==> 10-14 <==
// BreakoutControl
module BreakoutControl(clk_50, strt, rst, L, R, tick, color, pix_x, pix_y, ball_x, ball_y, pad_x, bricks, win, lose);
clock: 7.15 ns
lec_check: 0
abc_area: 1
cap_margin: 25
core_margin: 6
core_utilization: 28
cts_cluster_diameter: 203
hold_slack_margin: 0.06
min_routing_layer: met1
place_density: 0.44
slew_margin: 30
tns_end_percent: 40
run.sh (not shown) runs the stock make flow with config.mk's settings and CLKGATE_MAP_FILE=.
==> 05-28 (differences from 10-14) <==
==> flow/config.mk (replaced) <==
export PLATFORM = sky130hd
export DESIGN_NAME = BreakoutControl
export DESIGN_NICKNAME = BreakoutControl
export VERILOG_FILES = /design/flow/design.v
export SDC_FILE = /design/flow/constraint.sdc
export NUM_CORES = 4
export LEC_CHECK = 0
export CAP_MARGIN = 20
export CORE_MARGIN = 2
export CORE_UTILIZATION = 40
export SLEW_MARGIN = 20
==> flow/constraint.sdc (replaced) <==
create_clock -name core_clock -period 4.75 [get_ports {clk_50}]
set_input_delay 0.9500 -clock core_clock [delete_from_list [all_inputs] [get_ports {clk_50}]]
set_output_delay 0.9500 -clock core_clock [all_outputs]
set_load 0.01 [all_outputs]
==> 09-13 (differences from 10-14) <==
==> flow/config.mk (replaced) <==
export PLATFORM = sky130hd
export DESIGN_NAME = BreakoutControl
export DESIGN_NICKNAME = BreakoutControl
export VERILOG_FILES = /design/flow/design.v
export SDC_FILE = /design/flow/constraint.sdc
export NUM_CORES = 4
export LEC_CHECK = 0
export CAP_MARGIN = 20
export CORE_ASPECT_RATIO = 0.51
export CORE_MARGIN = 2
export CORE_UTILIZATION = 71
export CTS_CLUSTER_DIAMETER = 388
export MAX_ROUTING_LAYER = met4
export MIN_ROUTING_LAYER = met2
export PLACE_DENSITY_LB_ADDON = 0.08
export SETUP_SLACK_MARGIN = 1.12
export SLEW_MARGIN = 20
==> flow/constraint.sdc (replaced) <==
create_clock -name core_clock -period 4.01 [get_ports {clk_50}]
set_input_delay 0.8020 -clock core_clock [delete_from_list [all_inputs] [get_ports {clk_50}]]
set_output_delay 0.8020 -clock core_clock [all_outputs]
set_load 0.01 [all_outputs]
==> 09-09 (differences from 10-14) <==
==> flow/config.mk (replaced) <==
export PLATFORM = sky130hd
export DESIGN_NAME = BreakoutControl
export DESIGN_NICKNAME = BreakoutControl
export VERILOG_FILES = /design/flow/design.v
export SDC_FILE = /design/flow/constraint.sdc
export NUM_CORES = 4
export LEC_CHECK = 0
export CAP_MARGIN = 10
export CORE_MARGIN = 2
export CORE_UTILIZATION = 72
export CTS_CLUSTER_SIZE = 41
export GPL_ROUTABILITY_DRIVEN = 1
export MAX_ROUTING_LAYER = met5
export PLACE_DENSITY_LB_ADDON = 0.0
export SLEW_MARGIN = 20
==> flow/constraint.sdc (replaced) <==
create_clock -name core_clock -period 2.35 [get_ports {clk_50}]
set_input_delay 0.4700 -clock core_clock [delete_from_list [all_inputs] [get_ports {clk_50}]]
set_output_delay 0.4700 -clock core_clock [all_outputs]
set_load 0.01 [all_outputs]
==> notes <==
05-28 went through all stages and came out clean. 09-09 ended with an error in clock tree synthesis (4_1_cts) on DPL-0038. 10-14 ran to the end with no violations. 09-13 never finished: it broke off in global routing (5_1_grt) on GRT-0116.
Count of clock-buffer cells in the layout: 10-14 is higher than 05-28 (12).
Sequential cell count is the same in 05-28 and 10-14.
Synthesized cell count is the same in 09-09 and 05-28.
Clock skew: 10-14 is higher than 05-28 (0.048 ns).
Of 10-14 and 05-28, 05-28 has the higher combinational power (gap 37%, measured against 05-28).
In 05-28 the die size is higher than in 09-09, by about 80%.
In 10-14 the sequential power is smaller than in 05-28, by 28%.
Against 05-28, the non-clock buffer count of 10-14 is lower by 21.


==> inputs of job 1974 <==
Starting RTL as in the previous note.
Design BreakoutControl, start of the top module:
module BreakoutControl(clk_50, strt, rst, L, R, tick, color, pix_x, pix_y, ball_x, ball_y, pad_x, bricks, win, lose);
input clk_50;
input strt, rst, L, R;
input tick;
output [2:0] color;
output [8:0] pix_x;
output [7:0] pix_y;
output [9:0] ball_x;
output [9:0] ball_y;
output [9:0] pad_x;
output [15:0] bricks;
output win, lose;
parameter 
Start = 4'd0,
Play = 4'd1,
Win = 4'd2,
Lose = 4'd3,
block1x = 10'd1,
block1y = 10'd50,
block2x = 10'd41,
block2y = 10'd50,
block3x = 10'd81,
block3y = 10'd50,
block4x = 10'd121,
block4y = 10'd50,
block5x = 10'd161,
block5y = 10'd50,
block6x = 10'd201,
block6y = 10'd50,
block7x = 10'd241,
block7y = 10'd50,
block8x = 10'd281,
block8y = 10'd50,
block9x = 10'd1,
block9y = 10'd19,
block10x = 10'd41,
block10y = 10'd19,
block11x = 10'd81,
block11y = 10'd19,
block12x = 10'd121,
block12y = 10'd19,
block13x = 10'd161,
block13y = 10'd19,
block14x = 10'd201,
block14y = 10'd19,
block15x = 10'd241,
block15y = 10'd19,
block16x = 10'd281,
block16y = 10'd19;
wire [2:0] color;
reg [3:0] S,NS;
reg W, done, start_state, ph25; 
reg [9:0] x, y;
wire [9:0] ballx, bally, padx, pady;
wire [2:0] PadAng;
wire padcol, topbotcol, LRcol, topbotcol2, LRcol2, topbotcol3, LRcol3, topbotcol4, LRcol4, topbotcol5, LRcol5, topbotcol6, LRcol6, topbotcol7, LRcol7, topbotcol8, LRcol8, topbotcol9, LRcol9, topbotcol10, LRcol10, topbotcol11, LRcol11, topbotcol12, LRcol12, topbotcol13, LRcol13, topbotcol14, LRcol14, topbotcol15, LRcol15, topbotcol16, LRcol16, ceilingcol, walcol, Lo;
wire Hit1, Hit2, Hit3, Hit4, Hit5, Hit6, Hit7, Hit8, Hit9, Hit10, Hit11, Hit12, Hit13, Hit14, Hit15, Hit16;
wire clk60;
assign clk60 = tick;
  ...
Settings: LEC_CHECK=0, ABC_AREA=1, CAP_MARGIN=20, CORE_ASPECT_RATIO=1.9, CORE_MARGIN=2, CORE_UTILIZATION=55, GPL_TIMING_DRIVEN=1, MAX_ROUTING_LAYER=met4, MIN_ROUTING_LAYER=met1, PLACE_DENSITY_LB_ADDON=0.13, SETUP_SLACK_MARGIN=0.26, SLEW_MARGIN=25; clock period 5.16 ns.
==> inputs of job 6246, as changes to job 1974 <==
Settings changed: CORE_ASPECT_RATIO 1.9 to default, CORE_UTILIZATION 55 to 72, CTS_CLUSTER_DIAMETER from default to 62, CTS_CLUSTER_SIZE from default to 14, GPL_TIMING_DRIVEN 1 to default, MAX_ROUTING_LAYER met4 to default, MIN_ROUTING_LAYER met1 to default, PLACE_DENSITY_LB_ADDON 0.13 to 0.26, SETUP_SLACK_MARGIN 0.26 to default, SLEW_MARGIN 25 to 20.
==> flow/constraint.sdc (replaced) <==
create_clock -name core_clock -period 2.64 [get_ports {clk_50}]
set_input_delay 0.5280 -clock core_clock [delete_from_list [all_inputs] [get_ports {clk_50}]]
set_output_delay 0.5280 -clock core_clock [all_outputs]
set_load 0.01 [all_outputs]
==> metrics.json <==
{
  "result_of_the_run": {"value": "complete, no violations"},
  "multi_input_comb_area": {"value": 0.01061, "unit": "mm²"},
  "routed_wirelength": {"value": 64.83, "unit": "mm"},
  "rsz0062_at_grt": {"value": "no"},
  "placed_cell_area": {"value": 0.01917, "unit": "mm²"},
  "floorplan.core_area": {"value": 0.03304, "unit": "mm²"},
  "regArea": {"value": 0.005922, "unit": "mm²"},
  "share_clk_of_total_power": {"value": 0.207},
  "grt_pass1_vias": {"value": 18110},
  "regToRegStartpoint": {"value": "ball.ballx[4]"},
  "power.share.switching": {"value": 0.4795}
}
That was job 1974.
==> metrics.json <==
{
  "regArea": {"value": 0.005928, "unit": "mm²"},
  "routed_wirelength": {"value": 71.03, "unit": "mm"},
  "regToRegStartpoint": {"value": "pad.padx[0]"},
  "power.share.switching": {"value": 0.4798},
  "placed_cell_area": {"value": 0.02054, "unit": "mm²"},
  "setup_viol": {"value": 21},
  "grt_pass1_vias": {"value": 20160},
  "post-route-worst-setup-slack": {"value": -1.346, "unit": "ns"},
  "result_of_the_run": {"value": "finished with violations"},
  "floorplan.core_area": {"value": 0.02518, "unit": "mm²"},
  "share_clk_of_total_power": {"value": 0.175},
  "check.faults": {"value": "negative setup slack"}
}
That was job 6246.


==> inputs of try-fjord <==
BreakoutControl again, from the RTL that the note above started with.
make LEC_CHECK=0 ABC_AREA=1 CAP_MARGIN=20 CORE_MARGIN=2 CORE_UTILIZATION=72 CTS_CLUSTER_DIAMETER=26 CTS_CLUSTER_SIZE=25 PLACE_DENSITY_LB_ADDON=0.26 SETUP_SLACK_MARGIN=0.81 SLEW_MARGIN=20 finish   # period 2.75 ns
==> inputs of try-yarrow, as changes to try-fjord <==
==> flow/config.mk (replaced) <==
export PLATFORM = sky130hd
export DESIGN_NAME = BreakoutControl
export DESIGN_NICKNAME = BreakoutControl
export VERILOG_FILES = /design/flow/design.v
export SDC_FILE = /design/flow/constraint.sdc
export NUM_CORES = 4
export LEC_CHECK = 0
export CAP_MARGIN = 20
export CORE_MARGIN = 2
export CORE_UTILIZATION = 68
export SLEW_MARGIN = 20
==> flow/constraint.sdc (replaced) <==
create_clock -name core_clock -period 6.76 [get_ports {clk_50}]
set_input_delay 1.3520 -clock core_clock [delete_from_list [all_inputs] [get_ports {clk_50}]]
set_output_delay 1.3520 -clock core_clock [all_outputs]
set_load 0.01 [all_outputs]
==> comparison table <==
quantity                                                                try-yarrow                  try-fjord
Status                                            no timing/DRC/antenna violations  aborted with a tool error
Stage where the flow stopped                                                     -       clock tree synthesis
Sequential element share of the synthesized area                             0.341                      0.322
Vertical extent of the die                                                  164 um                     164 um
Post-synthesis cell count from yosys                                          2025                       2550
Adder and majority cell fraction of the synthesized area                     0.112                      0.106
Synthesized-area fraction occupied by xor and xnor cells                    0.0560                     0.0435
Fraction of the core area occupied by cells at floorplan                     0.691                      0.731
Post-detail-place hpwl                                                     37.8 mm                    45.8 mm
Top area contributor share                                                   0.291                      0.274
Synth unique cells                                                              83                         70
Synth Area per Inst                                                      8.57 um^2                  7.22 um^2
Yosys top cell by instances                               sky130_fd_sc_hd__dfrtp_1   sky130_fd_sc_hd__nand2_1
Simple-gate area share of the yosys netlist                                  0.191                      0.278
Power figures rest on the tool's default switching activity, not on a simulated workload.
